==> job 488: inputs <==
Design riscv, start of the top module:
module riscv #(
    parameter logic[31:0] BootVector = 32'h0000_0000
)(
    input logic clk,
    input logic reset,
    output logic halted,
    input logic unhalt,
    output logic[31:0] i_addr,
    input logic[31:0] i_data,
    output logic[31:0] d_addr,
    output logic[31:0] d_wdata,
    output logic[3:0] d_wstrb,
    input logic[31:0] d_rdata
);
Settings: LEC_CHECK=0, CAP_MARGIN=0, CELL_PAD_IN_SITES_DETAIL_PLACEMENT=2, CELL_PAD_IN_SITES_GLOBAL_PLACEMENT=0, CORE_MARGIN=3, CORE_UTILIZATION=26, CTS_CLUSTER_DIAMETER=60, CTS_CLUSTER_SIZE=28, GPL_ROUTABILITY_DRIVEN=0, GPL_TIMING_DRIVEN=0, HOLD_SLACK_MARGIN=0.13, MAX_ROUTING_LAYER=met5, MIN_ROUTING_LAYER=met1, PLACE_DENSITY_LB_ADDON=0.3, SETUP_SLACK_MARGIN=1.34, SLEW_MARGIN=0, TNS_END_PERCENT=15; clock period 6.66 ns.
run.sh (not shown) runs the stock make flow with config.mk's settings and CLKGATE_MAP_FILE=.
==> job 7038: changes against job 488 <==
- CAP_MARGIN: 0 -> 20
- CELL_PAD_IN_SITES_DETAIL_PLACEMENT: 2 -> unset
- CELL_PAD_IN_SITES_GLOBAL_PLACEMENT: 0 -> unset
- CORE_MARGIN: 3 -> 2
- CORE_UTILIZATION: 26 -> 71
- CTS_CLUSTER_DIAMETER: 60 -> unset
- CTS_CLUSTER_SIZE: 28 -> 36
- GPL_ROUTABILITY_DRIVEN: 0 -> unset
- GPL_TIMING_DRIVEN: 0 -> unset
- HOLD_SLACK_MARGIN: 0.13 -> unset
- MAX_ROUTING_LAYER: met5 -> unset
- MIN_ROUTING_LAYER: met1 -> unset
- PLACE_DENSITY_LB_ADDON: 0.3 -> unset
- SETUP_SLACK_MARGIN: 1.34 -> 1.74
- SLEW_MARGIN: 0 -> 20
- TNS_END_PERCENT: 15 -> unset
==> flow/constraint.sdc (replaced) <==
create_clock -name core_clock -period 5.95 [get_ports {clk}]
set_input_delay 1.1900 -clock core_clock [delete_from_list [all_inputs] [get_ports {clk}]]
set_output_delay 1.1900 -clock core_clock [all_outputs]
set_load 0.01 [all_outputs]
==> job 6681: changes against job 488 <==
- CAP_MARGIN: 0 -> 20
- CELL_PAD_IN_SITES_DETAIL_PLACEMENT: 2 -> unset
- CELL_PAD_IN_SITES_GLOBAL_PLACEMENT: 0 -> unset
- CORE_MARGIN: 3 -> 2
- CORE_UTILIZATION: 26 -> 59
- CTS_CLUSTER_DIAMETER: 60 -> unset
- CTS_CLUSTER_SIZE: 28 -> unset
- GPL_ROUTABILITY_DRIVEN: 0 -> unset
- GPL_TIMING_DRIVEN: 0 -> unset
- HOLD_SLACK_MARGIN: 0.13 -> unset
- MAX_ROUTING_LAYER: met5 -> unset
- MIN_ROUTING_LAYER: met1 -> unset
- PLACE_DENSITY_LB_ADDON: 0.3 -> unset
- SETUP_SLACK_MARGIN: 1.34 -> 1.74
- SLEW_MARGIN: 0 -> 20
- TNS_END_PERCENT: 15 -> unset
==> flow/constraint.sdc (replaced) <==
create_clock -name core_clock -period 6.93 [get_ports {clk}]
set_input_delay 1.3860 -clock core_clock [delete_from_list [all_inputs] [get_ports {clk}]]
set_output_delay 1.3860 -clock core_clock [all_outputs]
set_load 0.01 [all_outputs]
==> qor summary <==
Status: job 6681 no timing/DRC/antenna violations; job 7038 aborted with a tool error; job 488 finished with violations
Stage where the flow stopped: job 6681 -; job 7038 5_1_grt; job 488 -
Violated checks: job 6681 -; job 7038 -; job 488 capacitance limit, slew limit, setup timing
Final estimated routing congestion in global placement: job 6681 1.05; job 7038 1.09; job 488 -
Worst Hold Launch: job 6681 fd_reg.flope.q[28]; job 7038 -; job 488 fd_reg.flope.q[2]
Total antenna diodes in the routed design: job 6681 2; job 7038 -; job 488 19
Synthesis-to-finish area growth: job 6681 15.7%; job 7038 -; job 488 20.5%
WP buf/inv: job 6681 10; job 7038 -; job 488 5
Signal buffers: job 6681 609; job 7038 -; job 488 834
Wire length on met1: job 6681 103000 um; job 7038 -; job 488 140000 um
Max-cap violation count: job 6681 0; job 7038 -; job 488 4
Power density over cell area: job 6681 326 mW/mm^2; job 7038 -; job 488 333 mW/mm^2
Flop count: job 6681 1472; job 7038 -; job 488 1472
Start point of the critical path: job 6681 de_reg.flope.q[200]; job 7038 -; job 488 mw_reg.flope.q[18]
Comb/total area: job 6681 36.7%; job 7038 -; job 488 35.8%
Critical Path Sink: job 6681 halt_ctrl.halted; job 7038 -; job 488 fd_reg.floper.q[29]


==> v14 <==
Starting RTL as in the previous note.
clock: 13.5 ns
lec_check: 0
abc_area: 0
cap_margin: 35
cell_pad_in_sites_detail_placement: 2
core_aspect_ratio: 0.59
core_margin: 2
core_utilization: 40
cts_cluster_diameter: 255
gpl_timing_driven: 1
hold_slack_margin: -0.02
max_routing_layer: met4
min_routing_layer: met1
place_density_lb_addon: 0.05
setup_slack_margin: 2.31
slew_margin: 10
==> inputs of v6, as changes to v14 <==
==> flow/config.mk (replaced) <==
export PLATFORM = sky130hd
export DESIGN_NAME = riscv
export DESIGN_NICKNAME = riscv
export VERILOG_FILES = /design/flow/design.v
export SDC_FILE = /design/flow/constraint.sdc
export NUM_CORES = 4
export LEC_CHECK = 0
export CAP_MARGIN = 20
export CELL_PAD_IN_SITES_DETAIL_PLACEMENT = 2
export CORE_ASPECT_RATIO = 1.59
export CORE_MARGIN = 2
export CORE_UTILIZATION = 40
export CTS_CLUSTER_DIAMETER = 191
export HOLD_SLACK_MARGIN = -0.02
export MAX_ROUTING_LAYER = met4
export MIN_ROUTING_LAYER = met2
export SETUP_SLACK_MARGIN = 2.78
export SLEW_MARGIN = 40
==> flow/constraint.sdc (replaced) <==
create_clock -name core_clock -period 10.0 [get_ports {clk}]
set_input_delay 2.0000 -clock core_clock [delete_from_list [all_inputs] [get_ports {clk}]]
set_output_delay 2.0000 -clock core_clock [all_outputs]
set_load 0.01 [all_outputs]
==> comparison <==
Of v14 and v6, v6 has the higher non-clock buffer count (gap 58).
Against v6, the final cell count of v14 is smaller by about 0.9%.
In sequential cell count, v6 and v14 do not differ.
First-iteration DRC count: v14 is lower than v6 (58%).
Against v6, the sequential share of layout area of v14 is higher by 0.76 points.
==> figures <==
| item | v6 | v14 |
|---|---|---|
| Reg-to-reg setup timing slack | 2.66 ns | 4.51 ns |
| Outcome | finished clean | finished clean |
| Multi-input gate area | 0.0330 mm2 | 0.0322 mm2 |
| Beginning of the worst hold path | fd_reg.flope.q[18]$_DFFE_PP_ | fd_reg.flope.q[25]$_DFFE_PP_ |
| Global router's overall resource usage | 0.586 | 0.354 |
| Critical path buffer and inverter count | 4 | 5 |
| Minimum period implied by the final worst setup slack | 7.34 ns | 8.99 ns |
| Final period util | 0.734 | 0.666 |
| Number of warnings in the stage logs | 67 | 69 |
| Final Power | 21.3 mW | 15.1 mW |
| Number of inserted diodes | 64 | 30 |
| Crit path max-delay cell type | sky130_fd_sc_hd__edfxtp_1 | sky130_fd_sc_hd__a21oi_1 |


==> run C: inputs <==
Starting RTL as in the previous note.
// riscv
module riscv #(
    parameter logic[31:0] BootVector = 32'h0000_0000
)(
    input logic clk,
    input logic reset,
    output logic halted,
    input logic unhalt,
    output logic[31:0] i_addr,
    input logic[31:0] i_data,
    output logic[31:0] d_addr,
    output logic[31:0] d_wdata,
    output logic[3:0] d_wstrb,
    input logic[31:0] d_rdata
);
    logic[31:0] instr_f;
    logic[31:0] pc_f;
    logic[31:0] pc4_f;
    logic[31:0] instr_d;
    logic[31:0] pc_d;
    logic[31:0] pc4_d;
    logic[2:0] mem_size_d;
    logic mem_write_d;
    logic mem_read_d;
    logic rd_valid_d;
    logic[1:0] exec_sel_d;
    logic[2:0] flow_ctrl_d;
    logic[3:0] alsu_func_d;
    logic[1:0] src_sel_d;
    logic[3:0] fwd_sel_d;
    logic[4:0] rd_d;
    logic[31:0] reg_a_d;
    logic[31:0] reg_b_d;
    logic[31:0] imm_d;
    logic[31:0] pc_imm_d;
    logic jump_d;
    logic[2:0] mem_size_e;
    logic mem_write_e;
    logic mem_read_e;
    logic rd_valid_e;
    logic[1:0] exec_sel_e;
    logic[2:0] flow_ctrl_e;
    logic[3:0] alsu_func_e;
    logic[1:0] src_sel_e;
    logic[3:0] fwd_sel_e;
    logic[4:0] rd_e;
    logic[31:0] reg_a_e;
    logic[31:0] reg_b_e;
    logic[31:0] imm_e;
    logic[31:0] pc_imm_e;
    logic[31:0] pc_e;
    logic[31:0] pc4_e;
    logic[31:0] exec_res_e;
    logic[31:0] fwd_b_e;
    logic[1:0] pc_sel_e;
    logic[31:0] alsu_res_e;
    logic[2:0] mem_size_m;
    logic mem_write_m;
    logic mem_read_m;
    logic rd_valid_m;
  ...
clock: 5.29 ns
lec_check: 0
cap_margin: 20
core_margin: 2
core_utilization: 59
cts_cluster_diameter: 27
setup_slack_margin: 1.25
slew_margin: 20
tns_end_percent: 5
==> inputs of run A, as changes to run C <==
==> flow/config.mk (replaced) <==
export PLATFORM = sky130hd
export DESIGN_NAME = riscv
export DESIGN_NICKNAME = riscv
export VERILOG_FILES = /design/flow/design.v
export SDC_FILE = /design/flow/constraint.sdc
export NUM_CORES = 4
export LEC_CHECK = 0
export CAP_MARGIN = 5
export CORE_MARGIN = 2
export CORE_UTILIZATION = 70
export CTS_CLUSTER_SIZE = 37
export SLEW_MARGIN = 20
==> notes <==
- Run A stopped in 5_1_grt. Run C finished but fails on capacitance limit, slew limit, setup timing.
- Area after synthesis is the same in run C and run A.
- In synthesized cell count, run A and run C do not differ.
- Of run A and run C, run C has the higher die size (gap about 16%, measured against run C).
==> figures <==
| quantity | run A | run C |
|---|---|---|
| Total of flip-flops plus latches after synthesis | 1472 | 1472 |
| Outcome | aborted with a tool error | failed layout checks |
| Last stage reached | 5_1_grt | - |
| Reasons for failing layout checks | - | capacitance limit, slew limit, setup timing |
| Gates resized, CTS repair | 253 | 126 |
| Die Outline Area | 0.114 mm2 | 0.136 mm2 |
| Placed standard-cell area | 0.0874 mm2 | 0.0881 mm2 |
| CTS max path bufs | 3 | 4 |
| Number of instances in the placed design | 7410 | 7676 |
| Synth top cell by count | edfxtp_1 | edfxtp_1 |
| Setup slack after placement | -1.41 ns | -1.15 ns |
| Horizontal die dimension | 338 um | 368 um |
| Area leader, netlist | edfxtp_1 | edfxtp_1 |
| DP Wirelength | 274 mm | 200 mm |
| Number of placement rows | 122 | 133 |
| CTS buffer count | 148 | 354 |
| I/O pin total | 168 | 168 |
| Postcts setup bufs | 45 | 11 |
| Core ar. | 0.111 mm2 | 0.131 mm2 |
| H-Tree Level Count | 4 | 5 |
| Mean cell area of the mapped netlist | 14.9 um2 | 14.9 um2 |
| Die Span Y | 338 um | 368 um |
| Share of the core filled by cells before placement | 0.706 | 0.595 |
| GP Congestion | 1.10 | 1.04 |
| Compound-gate portion of the synthesized area | 0.0900 | 0.0900 |


==> trial 67 <==
Starting RTL as in the previous note.
==> flow/config.mk <==
export PLATFORM = sky130hd
export DESIGN_NAME = riscv
export DESIGN_NICKNAME = riscv
export VERILOG_FILES = /design/flow/design.v
export SDC_FILE = /design/flow/constraint.sdc
export NUM_CORES = 4
export LEC_CHECK = 0
export CAP_MARGIN = 25
export CELL_PAD_IN_SITES_DETAIL_PLACEMENT = 0
export CELL_PAD_IN_SITES_GLOBAL_PLACEMENT = 0
export CORE_MARGIN = 2
export CORE_UTILIZATION = 70
export CTS_CLUSTER_DIAMETER = 60
export CTS_CLUSTER_SIZE = 43
export GPL_ROUTABILITY_DRIVEN = 1
export GPL_TIMING_DRIVEN = 1
export MIN_ROUTING_LAYER = met1
export SETUP_SLACK_MARGIN = 1.54
export SLEW_MARGIN = 25
export TNS_END_PERCENT = 80
==> flow/constraint.sdc <==
create_clock -name core_clock -period 5.18 [get_ports {clk}]
set_input_delay 1.0360 -clock core_clock [delete_from_list [all_inputs] [get_ports {clk}]]
set_output_delay 1.0360 -clock core_clock [all_outputs]
set_load 0.01 [all_outputs]
==> trial 4: changes against trial 67 <==
CAP_MARGIN = 20   (was 25)
CELL_PAD_IN_SITES_DETAIL_PLACEMENT = unset   (was 0)
CELL_PAD_IN_SITES_GLOBAL_PLACEMENT = unset   (was 0)
CORE_UTILIZATION = 59   (was 70)
CTS_CLUSTER_DIAMETER = unset   (was 60)
CTS_CLUSTER_SIZE = unset   (was 43)
GPL_ROUTABILITY_DRIVEN = unset   (was 1)
GPL_TIMING_DRIVEN = unset   (was 1)
MIN_ROUTING_LAYER = unset   (was met1)
SETUP_SLACK_MARGIN = unset   (was 1.54)
SLEW_MARGIN = 20   (was 25)
TNS_END_PERCENT = unset   (was 80)
==> flow/constraint.sdc (replaced) <==
create_clock -name core_clock -period 4.7 [get_ports {clk}]
set_input_delay 0.9400 -clock core_clock [delete_from_list [all_inputs] [get_ports {clk}]]
set_output_delay 0.9400 -clock core_clock [all_outputs]
set_load 0.01 [all_outputs]
==> build 97: changes against trial 67 <==
ABC_AREA = 1   (was unset)
CAP_MARGIN = 20   (was 25)
CELL_PAD_IN_SITES_DETAIL_PLACEMENT = unset   (was 0)
CELL_PAD_IN_SITES_GLOBAL_PLACEMENT = unset   (was 0)
CORE_ASPECT_RATIO = 1.33   (was unset)
CORE_UTILIZATION = 59   (was 70)
CTS_CLUSTER_DIAMETER = unset   (was 60)
CTS_CLUSTER_SIZE = unset   (was 43)
GPL_ROUTABILITY_DRIVEN = unset   (was 1)
GPL_TIMING_DRIVEN = unset   (was 1)
MIN_ROUTING_LAYER = unset   (was met1)
SETUP_SLACK_MARGIN = unset   (was 1.54)
SLEW_MARGIN = 20   (was 25)
TNS_END_PERCENT = unset   (was 80)
==> flow/constraint.sdc (replaced) <==
create_clock -name core_clock -period 4.56 [get_ports {clk}]
set_input_delay 0.9120 -clock core_clock [delete_from_list [all_inputs] [get_ports {clk}]]
set_output_delay 0.9120 -clock core_clock [all_outputs]
set_load 0.01 [all_outputs]
==> run summary <==
Summary of the current implementation state.

- The final number of setup-violating endpoints is 80, for reference.
- The synthesized netlist contains 111 unique library cells.
- The gate count after technology mapping is 5,268, for reference.
- The core footprint is 131,000 um2, for reference.
- In this run, the synthesized area fraction spent on xor and xnor cells is recorded as 1.62%.
- The top-area cell type share of the netlist area is 53.7%, for reference.
- The Yosys chip area is 78,200 um2, for reference.
- The final timing report gives a worst setup slack of -1.22 ns.
- For reference, the mux area share after synthesis is 21.7%.
- The flow ran to the end, but the layout failed its checks.
- The maximum level of the CTS H-tree is 4, for reference.
- By area the synthesized netlist is led by sky130_fd_sc_hd__edfxtp_1, sky130_fd_sc_hd__mux4_2, sky130_fd_sc_hd__dfrtp_1, sky130_fd_sc_hd__mux2i_1, sky130_fd_sc_hd__ha_1.
- The run did not pass the layout checks because of negative setup slack.
The numbers above come from trial 4.

==> run summary <==
Summary of the current implementation state.

- The run finished, with violations left.
- The run did not pass the layout checks because of negative setup slack.
- Per the synthesis report, the XOR/XNOR share of the synthesized area is 1.35%.
- After synthesis, the cell types taking the most area are sky130_fd_sc_hd__edfxtp_1, sky130_fd_sc_hd__o21ai_0, sky130_fd_sc_hd__nand2_1, sky130_fd_sc_hd__a21oi_1, sky130_fd_sc_hd__nand3_1.
- Across all setup checks in the final design, the least slack found is -0.342 ns.
- Counting distinct cell types in the post-synthesis netlist gives 65.
- Setup violations remaining at the end of the flow were counted as 69.
- The internal reg-to-reg setup slack is -0.34 ns, for reference.
- In the synthesis report, Yosys lists the chip area as 79,800 um2.
- CTS built an H-tree with a depth of 4.
- Per the OpenROAD floorplan log, the area of the core is 134,000 um2.
- In the synthesized netlist, mux cells make up 0% of the area.
- The timing report gives the biggest stage delay along the critical path as 0.47 ns.
- The top-area cell type share of the netlist area is 52.7%, for reference.
- The aoi/oai-family share of the synthesized area is 20.2%, for reference.
The numbers above come from build 97.

==> run summary <==
Flow results are below.

- The run stopped with a tool error.
- It got as far as global routing (5_1_grt) and failed there.
- The tool reported: "[ERROR GRT-0116] Global routing finished with congestion. Check the congestion regions in the DRC Viewer".
- For reference, the top cells by area after synthesis are sky130_fd_sc_hd__edfxtp_1, sky130_fd_sc_hd__mux4_2, sky130_fd_sc_hd__dfrtp_1, sky130_fd_sc_hd__mux2i_1, sky130_fd_sc_hd__ha_1.
- The Yosys chip area is 78,200 um2, for reference.
- The number of distinct library cells after synthesis is 111, for reference.
- The gate count after technology mapping is 5,268, for reference.
- The top-area cell type share of the netlist area is 53.7%, for reference.
- Looking at the clock tree report, the maximum root-to-sink buffer count equals 3.
- The maximum level of the CTS H-tree is 3, for reference.
- Of the synthesized area, sequential elements account for 56.0%.
- The number of placed instances with taps included is 7,387, for reference.
- The total area inside the core boundary comes to 111,000 um2.
- Yosys reports the multiplexer fraction of the synthesized area as 21.7%.
- Per the repair_timing log after CTS, setup buffers inserted total 86.
- For reference, XOR and XNOR gates occupy 1.62% of the area reported after synthesis.
The numbers above come from trial 67.

Power is estimated from default activity; no workload was simulated.
